==> 10-22 <==
==> flow/design.v <==
`timescale 1ns/1ps
module base2_alu #(
  parameter LAT_BIN = 1,   
  parameter LAT_DEC = 8,   
  parameter LAT_DUO = 6    
)(
  input  wire        clk,
  input  wire        rst,
  input  wire        start,
  input  wire [3:0]  opcode,
  input  wire [15:0] a,
  input  wire [15:0] b,
  output reg         busy,
  output reg         done,
  output reg  [31:0] result
);
  reg [7:0] countdown;
  wire [7:0] lat_sel =
      (opcode <= 4'd2) ? LAT_BIN :
      ((opcode <= 4'd5) ? LAT_DEC : LAT_DUO);
  wire [31:0] res_bin =
      (opcode==4'd0)   ? (a + b) :
      (opcode==4'd1)   ? (a - b) :
      (opcode==4'd2)   ? (a * b) :
      (opcode==4'd3)   ? (a + b) :
      (opcode==4'd4)   ? (a - b) :
      (opcode==4'd5) ? (a * 16'd10) :
      (opcode==4'd6) ? (a + b) :
      (opcode==4'd7) ? (a - b) :
      (opcode==4'd8)  ? (a * 16'd3) : 32'd0;
  always @(posedge clk) begin
    if (rst) begin
      busy <= 1'b0; done <= 1'b0; countdown <= 8'd0; result <= 32'd0;
    end else begin
      done <= 1'b0;
      if (start && !busy) begin
        busy      <= 1'b1;
        countdown <= (lat_sel==0) ? 1 : lat_sel;
      end else if (busy) begin
        if (countdown > 8'd1) begin
          countdown <= countdown - 8'd1;
        end else begin
          busy   <= 1'b0;
          done   <= 1'b1;
          result <= res_bin;
        end
      end
    end
  end
endmodule
`timescale 1ns/1ps
module base10_alu #(
  parameter LAT_DEC = 1,   
  parameter LAT_BIN = 6,   
  parameter LAT_DUO = 6    
)(
  input  wire        clk,
  input  wire        rst,
  input  wire        start,
  input  wire [3:0]  opcode,
  input  wire [15:0] a,
  input  wire [15:0] b,
  output reg         busy,
  output reg         done,
  output reg  [31:0] result
);
  reg [7:0] countdown;
  wire [7:0] lat_sel =
      ((opcode>=4'd3) && (opcode<=4'd5)) ? LAT_DEC :
      ((opcode<=4'd2) ? LAT_BIN : LAT_DUO);
  wire [31:0] res_bin =
      (opcode==4'd0)   ? (a + b) :
      (opcode==4'd1)   ? (a - b) :
      (opcode==4'd2)   ? (a * b) :
      (opcode==4'd3)   ? (a + b) :
      (opcode==4'd4)   ? (a - b) :
      (opcode==4'd5) ? (a * 16'd10) :
      (opcode==4'd6) ? (a + b) :
      (opcode==4'd7) ? (a - b) :
      (opcode==4'd8)  ? (a * 16'd3) : 32'd0;
  always @(posedge clk) begin
    if (rst) begin
      busy <= 1'b0; done <= 1'b0; countdown <= 8'd0; result <= 32'd0;
    end else begin
      done <= 1'b0;
      if (start && !busy) begin
        busy      <= 1'b1;
        countdown <= (lat_sel==0) ? 1 : lat_sel;
      end else if (busy) begin
        if (countdown > 8'd1) begin
          countdown <= countdown - 8'd1;
        end else begin
          busy   <= 1'b0;
          done   <= 1'b1;
          result <= res_bin;
        end
      end
    end
  end
endmodule
`timescale 1ns/1ps
module base12_alu #(
  parameter LAT_DUO = 1,   
  parameter LAT_BIN = 6,   
  parameter LAT_DEC = 8    
)(
  input  wire        clk,
  input  wire        rst,
  input  wire        start,
  input  wire [3:0]  opcode,
  input  wire [15:0] a,
  input  wire [15:0] b,
  output reg         busy,
  output reg         done,
  output reg  [31:0] result
);
  reg [7:0] countdown;
  wire [7:0] lat_sel =
      ((opcode>=4'd6) && (opcode<=4'd8)) ? LAT_DUO :
      ((opcode<=4'd2) ? LAT_BIN : LAT_DEC);
  wire [31:0] res_bin =
      (opcode==4'd0)   ? (a + b) :
      (opcode==4'd1)   ? (a - b) :
      (opcode==4'd2)   ? (a * b) :
      (opcode==4'd3)   ? (a + b) :
      (opcode==4'd4)   ? (a - b) :
      (opcode==4'd5) ? (a * 16'd10) :
      (opcode==4'd6) ? (a + b) :
      (opcode==4'd7) ? (a - b) :
      (opcode==4'd8)  ? (a * 16'd3) : 32'd0;
  always @(posedge clk) begin
    if (rst) begin
      busy <= 1'b0; done <= 1'b0; countdown <= 8'd0; result <= 32'd0;
    end else begin
      done <= 1'b0;
      if (start && !busy) begin
        busy      <= 1'b1;
        countdown <= (lat_sel==0) ? 1 : lat_sel;
      end else if (busy) begin
        if (countdown > 8'd1) begin
          countdown <= countdown - 8'd1;
        end else begin
          busy   <= 1'b0;
          done   <= 1'b1;
          result <= res_bin;
        end
      end
    end
  end
endmodule
`timescale 1ns/1ps
module router_extended #(
  parameter B2_LAT_BIN  = 1, B2_LAT_DEC  = 8, B2_LAT_DUO  = 6,
  parameter B10_LAT_DEC = 1, B10_LAT_BIN = 6, B10_LAT_DUO = 6,
  parameter B12_LAT_DUO = 1, B12_LAT_BIN = 6, B12_LAT_DEC = 8
)(
  input  wire        clk,
  input  wire        rst,
  input  wire        start,
  input  wire [2:0]  cond_sel,
  input  wire [3:0]  opcode,
  input  wire [15:0] op_a,
  input  wire [15:0] op_b,
  output reg         busy,
  output reg         done,
  output reg  [31:0] result
);
  localparam [1:0] ROUTE_SENTINEL = 2'd3;
  wire [1:0] forced_target = (cond_sel <= 3'd2) ? cond_sel[1:0] : ROUTE_SENTINEL;
  wire [1:0] full_router_target =
      (opcode <= 4'd2)   ? 2'd0 :
      (opcode <= 4'd5) ? 2'd1 :
                                  2'd2;
  localparam [1:0] DUO_FALLBACK_TARGET = (B10_LAT_DUO <= B2_LAT_DUO) ? 2'd1 : 2'd0;
  wire [1:0] router_210_target =
      (opcode <= 4'd2)   ? 2'd0 :
      (opcode <= 4'd5) ? 2'd1 :
                                  DUO_FALLBACK_TARGET;
  wire [1:0] routed_target =
      (forced_target != ROUTE_SENTINEL) ? forced_target :
      (cond_sel == 3'd3) ? full_router_target :
      (cond_sel == 3'd4) ? router_210_target :
                           full_router_target;  
  reg  start_b2, start_b10, start_b12;
  wire busy_b2, done_b2;   wire [31:0] res_b2;
  wire busy_b10, done_b10; wire [31:0] res_b10;
  wire busy_b12, done_b12; wire [31:0] res_b12;
  base2_alu #(.LAT_BIN(B2_LAT_BIN), .LAT_DEC(B2_LAT_DEC), .LAT_DUO(B2_LAT_DUO)) u_b2(
    .clk(clk), .rst(rst), .start(start_b2), .opcode(opcode), .a(op_a), .b(op_b),
    .busy(busy_b2), .done(done_b2), .result(res_b2)
  );
  base10_alu #(.LAT_DEC(B10_LAT_DEC), .LAT_BIN(B10_LAT_BIN), .LAT_DUO(B10_LAT_DUO)) u_b10(
    .clk(clk), .rst(rst), .start(start_b10), .opcode(opcode), .a(op_a), .b(op_b),
    .busy(busy_b10), .done(done_b10), .result(res_b10)
  );
  base12_alu #(.LAT_DUO(B12_LAT_DUO), .LAT_BIN(B12_LAT_BIN), .LAT_DEC(B12_LAT_DEC)) u_b12(
    .clk(clk), .rst(rst), .start(start_b12), .opcode(opcode), .a(op_a), .b(op_b),
    .busy(busy_b12), .done(done_b12), .result(res_b12)
  );
  localparam S_IDLE=0, S_WAIT=1;
  reg [0:0] st;
  always @(posedge clk) begin
    if (rst) begin
      st <= S_IDLE; busy <= 1'b0; done <= 1'b0;
      start_b2 <= 1'b0; start_b10 <= 1'b0; start_b12 <= 1'b0;
      result <= 32'd0;
    end else begin
      done <= 1'b0;
      start_b2 <= 1'b0; start_b10 <= 1'b0; start_b12 <= 1'b0;
      case (st)
        S_IDLE: begin
          if (start) begin
            busy <= 1'b1;
            if (routed_target==2'd0) start_b2  <= 1'b1;
            if (routed_target==2'd1) start_b10 <= 1'b1;
            if (routed_target==2'd2) start_b12 <= 1'b1;
            st <= S_WAIT;
          end
        end
        S_WAIT: begin
          if ( (routed_target==2'd0 && done_b2) ||
               (routed_target==2'd1 && done_b10) ||
               (routed_target==2'd2 && done_b12) ) begin
            result <= (routed_target==2'd0) ? res_b2 :
                      (routed_target==2'd1) ? res_b10 :
                                              res_b12;
            done   <= 1'b1;
            busy   <= 1'b0;
            st     <= S_IDLE;
          end
        end
      endcase
    end
  end
endmodule
==> flow/run.sh <==
#!/bin/bash
# the make line also repeats each setting of config.mk as NAME=value (left out here)
make -C /OpenROAD-flow-scripts/flow DESIGN_CONFIG=/design/flow/config.mk WORK_HOME=/design/flow/orfs CLKGATE_MAP_FILE= finish
==> flow/config.mk <==
export PLATFORM = sky130hd
export DESIGN_NAME = router_extended
export DESIGN_NICKNAME = router_extended
export VERILOG_FILES = /design/flow/design.v
export SDC_FILE = /design/flow/constraint.sdc
export NUM_CORES = 4
export LEC_CHECK = 0
export ABC_AREA = 1
export CAP_MARGIN = 20
export CORE_MARGIN = 2
export CORE_UTILIZATION = 72
export PLACE_DENSITY = 0.42
export SETUP_SLACK_MARGIN = 0.61
export SLEW_MARGIN = 20
export TNS_END_PERCENT = 15
==> flow/constraint.sdc <==
create_clock -name core_clock -period 5.59 [get_ports {clk}]
set_input_delay 1.1180 -clock core_clock [delete_from_list [all_inputs] [get_ports {clk}]]
set_output_delay 1.1180 -clock core_clock [all_outputs]
set_load 0.01 [all_outputs]
==> inputs of 08-18, as changes to 10-22 <==
- ABC_AREA: 1 -> not set
- CORE_ASPECT_RATIO: not set -> 1.68
- CORE_UTILIZATION: 72 -> 70
- GPL_ROUTABILITY_DRIVEN: not set -> 1
- GPL_TIMING_DRIVEN: not set -> 0
- HOLD_SLACK_MARGIN: not set -> -0.08
- MAX_ROUTING_LAYER: not set -> met5
- PLACE_DENSITY: 0.42 -> 0.37
- SETUP_SLACK_MARGIN: 0.61 -> 1.3
- SLEW_MARGIN: 20 -> 10
==> flow/constraint.sdc (replaced) <==
create_clock -name core_clock -period 10.0 [get_ports {clk}]
set_input_delay 2.0000 -clock core_clock [delete_from_list [all_inputs] [get_ports {clk}]]
set_output_delay 2.0000 -clock core_clock [all_outputs]
set_load 0.01 [all_outputs]
==> inputs of 03-19, as changes to 10-22 <==
- ABC_AREA: 1 -> not set
- CORE_UTILIZATION: 72 -> 40
- PLACE_DENSITY: 0.42 -> not set
- SETUP_SLACK_MARGIN: 0.61 -> not set
- TNS_END_PERCENT: 15 -> not set
==> flow/constraint.sdc (replaced) <==
create_clock -name core_clock -period 8.87 [get_ports {clk}]
set_input_delay 1.7740 -clock core_clock [delete_from_list [all_inputs] [get_ports {clk}]]
set_output_delay 1.7740 -clock core_clock [all_outputs]
set_load 0.01 [all_outputs]
==> notes <==
03-19 went through all stages and came out clean. 10-22 died in global routing (GRT-0116). 08-18 passed the timing, DRC and antenna checks. Against 03-19, the clock-buffer cell count of 08-18 is higher by 4. Combinational power: 08-18 is smaller than 03-19 (about 3%). Clock skew: 08-18 is lower than 03-19 (0.0022 ns). Of 08-18 and 03-19, 03-19 has the higher design area (gap 1.2%, measured against 03-19). Of 03-19 and 08-18, 08-18 has the higher setup slack (gap 0.69 ns). In 08-18 the first-iteration DRC count is higher than in 03-19, by 47%. Of 03-19 and 08-18, 03-19 has the higher critical path depth (gap 1). Against 08-18, the via count of 03-19 is lower by 10%.

---

==> v7: inputs <==
RTL: the design.v shown in full above, as it stands there.
make LEC_CHECK=0 ABC_AREA=1 CAP_MARGIN=20 CORE_MARGIN=2 CORE_UTILIZATION=46 CTS_CLUSTER_DIAMETER=381 CTS_CLUSTER_SIZE=98 MAX_ROUTING_LAYER=met4 PLACE_DENSITY=0.79 SETUP_SLACK_MARGIN=0.06 SLEW_MARGIN=10 TNS_END_PERCENT=20 finish   # period 10.0 ns
run.sh (not shown) runs the stock make flow with config.mk's settings and CLKGATE_MAP_FILE=.
==> v21 (differences from v7) <==
==> flow/config.mk (replaced) <==
export PLATFORM = sky130hd
export DESIGN_NAME = router_extended
export DESIGN_NICKNAME = router_extended
export VERILOG_FILES = /design/flow/design.v
export SDC_FILE = /design/flow/constraint.sdc
export NUM_CORES = 4
export LEC_CHECK = 0
export CAP_MARGIN = 20
export CORE_MARGIN = 2
export CORE_UTILIZATION = 40
export CTS_CLUSTER_DIAMETER = 395
export MAX_ROUTING_LAYER = met4
export SLEW_MARGIN = 15
==> notes.md <==
run metrics: core area=between 40000 and 50000 um^2, mi-comb count=approximately 1800, Layout Utilization=between 40% and 50%, min-delay src=u_b10.result[11]$_SDFFE_PP0P_, Hold EP=u_b10.result[11]$_SDFFE_PP0P_, Total Routed Length=~60 mm, status=timing/DRC/antenna clean
[end of results for v21]
==> notes.md <==
run metrics: core area=45300 um^2, status=timing/DRC/antenna clean, Hold EP=u_b10.countdown[7]$_SDFFE_PP0P_, mi-comb count=2196, min-delay src=u_b10.countdown[7]$_SDFFE_PP0P_, vias in the first global route=about 20000, Total Routed Length=63.4 mm
[end of results for v7]
Power figures rest on the tool's default switching activity, not on a simulated workload.
